Design SelectionOfAvatar, start of the top module:
module SelectionOfAvatar(
	input [1:0] mode,
	input [5:0] userID,
	input [1:0] candidate,  
	input CLK,
	input rst,  
	output reg [1:0] ballotBoxId,
	output reg [5:0] numberOfRegisteredVoters,
	output reg [5:0] numberOfVotesWinner,  
	output reg [1:0] WinnerId,
	output reg AlreadyRegistered,
	output reg AlreadyVoted,
	output reg NotRegistered,
	output reg VotingHasNotStarted,
	output reg RegistrationHasEnded
	);
    reg [5:0] registered [0:63];
    reg [5:0] voted [0:63];
    integer i, clock, registeredNum, votedNum;
    integer airV, fireV, waterV, earthV;
	always @(posedge CLK)
	begin
	if (rst) begin
        clock = 0;
		registeredNum = 0;
		votedNum = 0;
		airV = 0;
		fireV = 0;
		waterV = 0;
		earthV = 0;
		for(i=0; i<64; i = i+1) begin
            registered[i]=6'b000000;
            voted[i]=6'b000000;
        end
        ballotBoxId =0;
        numberOfRegisteredVoters=0;
        numberOfVotesWinner=0;
        WinnerId=0;
        AlreadyRegistered=0;
        AlreadyVoted=0;
        NotRegistered=0;
        VotingHasNotStarted=0;
        RegistrationHasEnded=0;
	end
	else begin
		clock=clock+1;
        ballotBoxId =0;
        numberOfRegisteredVoters=0;
        numberOfVotesWinner=0;
        WinnerId=0;
        AlreadyRegistered=0;
        AlreadyVoted=0;
        NotRegistered=0;
        VotingHasNotStarted=0;
        RegistrationHasEnded=0;
        if(clock<=100) begin
            ballotBoxId=userID[5:4];
            if(mode==1) begin
                VotingHasNotStarted=1;
            end
            if(mode==0) begin
                if(registered[userID]==0) begin
                    registered[userID]=1;
                    ballotBoxId=userID[5:4];
                    registeredNum=registeredNum+1;
                end
                else begin 
                    AlreadyRegistered=1;
                    ballotBoxId=userID[5:4];
                end
            end
            numberOfRegisteredVoters=registeredNum;
        end
        else if(clock<=200) begin
            ballotBoxId=userID[5:4];
            numberOfRegisteredVoters=registeredNum;
            if(mode==0) begin
                RegistrationHasEnded=1;
            end
            if(mode==1) begin
                if(registered[userID]==1) begin
  ...
clock: 4.77 ns
lec_check: 0
cap_margin: 20
core_margin: 2
core_utilization: 57
cts_cluster_diameter: 360
setup_slack_margin: 1.14
slew_margin: 20
run.sh (not shown) runs the stock make flow with config.mk's settings and CLKGATE_MAP_FILE=.
Rerun with:
--- a/flow/config.mk
+++ b/flow/config.mk
@@ -8,6 +8,6 @@
 export CAP_MARGIN = 20
 export CORE_MARGIN = 2
-export CORE_UTILIZATION = 57
+export CORE_UTILIZATION = 68
 export CTS_CLUSTER_DIAMETER = 360
-export SETUP_SLACK_MARGIN = 1.14
+export SETUP_SLACK_MARGIN = -0.39
 export SLEW_MARGIN = 20
The changed run completed and failed the layout checks on setup timing. Cell area shrinks by about a fifth. Worst hold slack stays flat. First-iteration DRC count shrinks by a quarter to a third. Total power shrinks by a few percent.

Setup of build 96:
SelectionOfAvatar again, from the RTL that the note above started with.
==> flow/design.v (excerpt) <==
module SelectionOfAvatar(
	input [1:0] mode,
	input [5:0] userID,
	input [1:0] candidate,  
	input CLK,
	input rst,  
	output reg [1:0] ballotBoxId,
	output reg [5:0] numberOfRegisteredVoters,
	output reg [5:0] numberOfVotesWinner,  
	output reg [1:0] WinnerId,
	output reg AlreadyRegistered,
	output reg AlreadyVoted,
	output reg NotRegistered,
	output reg VotingHasNotStarted,
	output reg RegistrationHasEnded
	);
export LEC_CHECK = 0
export ABC_AREA = 1
export CAP_MARGIN = 20
export CORE_ASPECT_RATIO = 1.19
export CORE_MARGIN = 2
export CORE_UTILIZATION = 72
export CTS_CLUSTER_DIAMETER = 191
export MAX_ROUTING_LAYER = met4
export PLACE_DENSITY_LB_ADDON = 0.01
export SETUP_SLACK_MARGIN = 1.19
export SLEW_MARGIN = 20
create_clock -name core_clock -period 4.74 [get_ports {CLK}]
Build 96 closes out successfully: all stages finished, all timing, DRC and antenna checks passed.
Input changes introduced in build 40 (baseline for comparison: build 96):
Settings: an added CTS_CLUSTER_SIZE of 20; a deleted CORE_ASPECT_RATIO that had been 1.19; a deleted SETUP_SLACK_MARGIN that had been 1.19; a change of CTS_CLUSTER_DIAMETER from 191 to 99; a deleted MAX_ROUTING_LAYER that had been met4; a deleted PLACE_DENSITY_LB_ADDON that had been 0.01; a change of CAP_MARGIN from 20 to 15; a change of the clock period (ns, I/O delays scaled along) from 4.74 to 3.47.
Findings:
- Final checks on build 40, whose flow otherwise completed, came back failing, citing negative setup slack.
- Diff build 96..build 40 | total count of hold-check failures in the final report | unchanged
- Build 40 ends up with lower number of gates given a new drive strength after cts than build 96 does.
- Delta (build 40 minus build 96): worst slew margin relative to its limit climbed 23 points, met3 wire length climbed 17%, number of antenna violations at the first check in global routing climbed 1.
- Status: global-route usage parity (build 96, build 40)
- Build 96 has lower final-report setup violation count than build 40.
- Summary of build 40 over build 96: fraction of standard cell area that is sequential lower; first-pass iteration count of the detailed router climbed 2; end-of-flow core utilization moved up; clock-buffer cell count decreased 24.
### build 40 -> build 42
Settings: CAP_MARGIN now 20, was 15; CORE_UTILIZATION now 64, was 72; CTS_CLUSTER_DIAMETER no longer set, was 99; ABC_AREA no longer set, was 1; CTS_CLUSTER_SIZE no longer set, was 20; SETUP_SLACK_MARGIN now -0.33, previously not set; the clock period (ns, I/O delays scaled along) now 4.35, was 3.47.
--- outcome ---
Every stage of build 42 finished as expected; the final checks, on the other hand, flagged negative setup slack, which means the layout fails. Nothing crashed in build 40 and all stages finished; the problem is that the final layout failed, the offending checks being negative setup slack. Of build 42 and build 40, the run reporting the higher met3 wirelength from detailed routing was build 40. Build 42 against build 40: data required time at the worst endpoint has increased, clock buffer instance count of the final layout has increased, core outline area has increased. Run comparison: build 42 leading power group clock; build 40 leading power group registers. Of the two values seen for highest metal layer with signal wires, met5 was produced by build 42 and met4 by build 40. Summary — share of cell area taken by multi-input logic gates, build 42 relative to build 40: lower, by 1.7 points. Relative to build 40, aoi/oai-family share of the synthesized area has increased by 13 points in build 42. Compared with build 40, final cell count in build 42 decreased by more than 10%. Going from build 40 to build 42, average footprint of a synthesized cell grows by 30%. Build 42 packs its core looser than build 40. Against build 40, the final cell area of build 42 is lower. Looking at tapcell count across build 42 and build 40, the one that comes out lower is build 40.
> inputs changed (build 42 -> build 35)
Settings: CORE_UTILIZATION: 64 -> 66; ABC_AREA: unset -> 1; SETUP_SLACK_MARGIN: -0.33 -> unset; the clock period (ns, I/O delays scaled along): 4.35 -> 4.74.
Findings:
The flow did not stop early for build 35: all stages ran, and the layout cleared the timing, design-rule and antenna checks.
Higher final critical-path required period among build 35 and build 42: build 42
Comparing build 42 with build 35, the register area came out essentially unchanged.
Max synthesized area across build 35 and build 42: build 35
In the tables for build 35 and build 42, aggregate routed wire length reads lower with build 35.
Build 35 against build 42: number of clock buffers in the layout up 6.8%; setup slack saw an increase.
Relative to build 42, number of endpoints failing setup at the final stage has decreased by 9 in build 35.
The launch point of the worst path comes out airV[1]$_SDFFE_PP0P_ in one run and fireV[12]$_SDFFE_PP0P_ in the other, namely in build 42 and build 35 respectively.
Measured against build 42, the power per standard cell area of build 35 comes out at 0.921 times the reference value.
What build 85 does differently from build 35 at the input level:
Settings: clearing ABC_AREA, which used to be 1; swapping 66 for 72 in CORE_UTILIZATION; putting CTS_CLUSTER_SIZE at 21 where nothing was set; putting PLACE_DENSITY at 0.7 where nothing was set; swapping 4.74 for 2.94 in the clock period (ns, I/O delays scaled along).
Notes after the runs:
Comparing build 85 and build 35, the one run not ending clean was build 85. Build 85 is listed as incomplete: the tool reported an error in 4_1_cts and the run ended there. Summary: with build 35 as the reference, summed instance area of the synthesized netlist in build 85 moved down by a few percent. Any difference in post-synthesis adder-cell area fraction between build 35 and build 85 is small enough to ignore. Against build 35, synthesized cell count in build 85 fell by more than a quarter. Changes observed in build 85 relative to build 35: y dimension of the die went down 6.4%; sum of net half-perimeters after detailed placement went up by about 45%. | yosys-reported design area after synthesis | build 85 vs build 35 | about 5% lower |. Yosys cell count sits lower in build 85 than in build 35.
Power figures rest on the tool's default switching activity, not on a simulated workload.
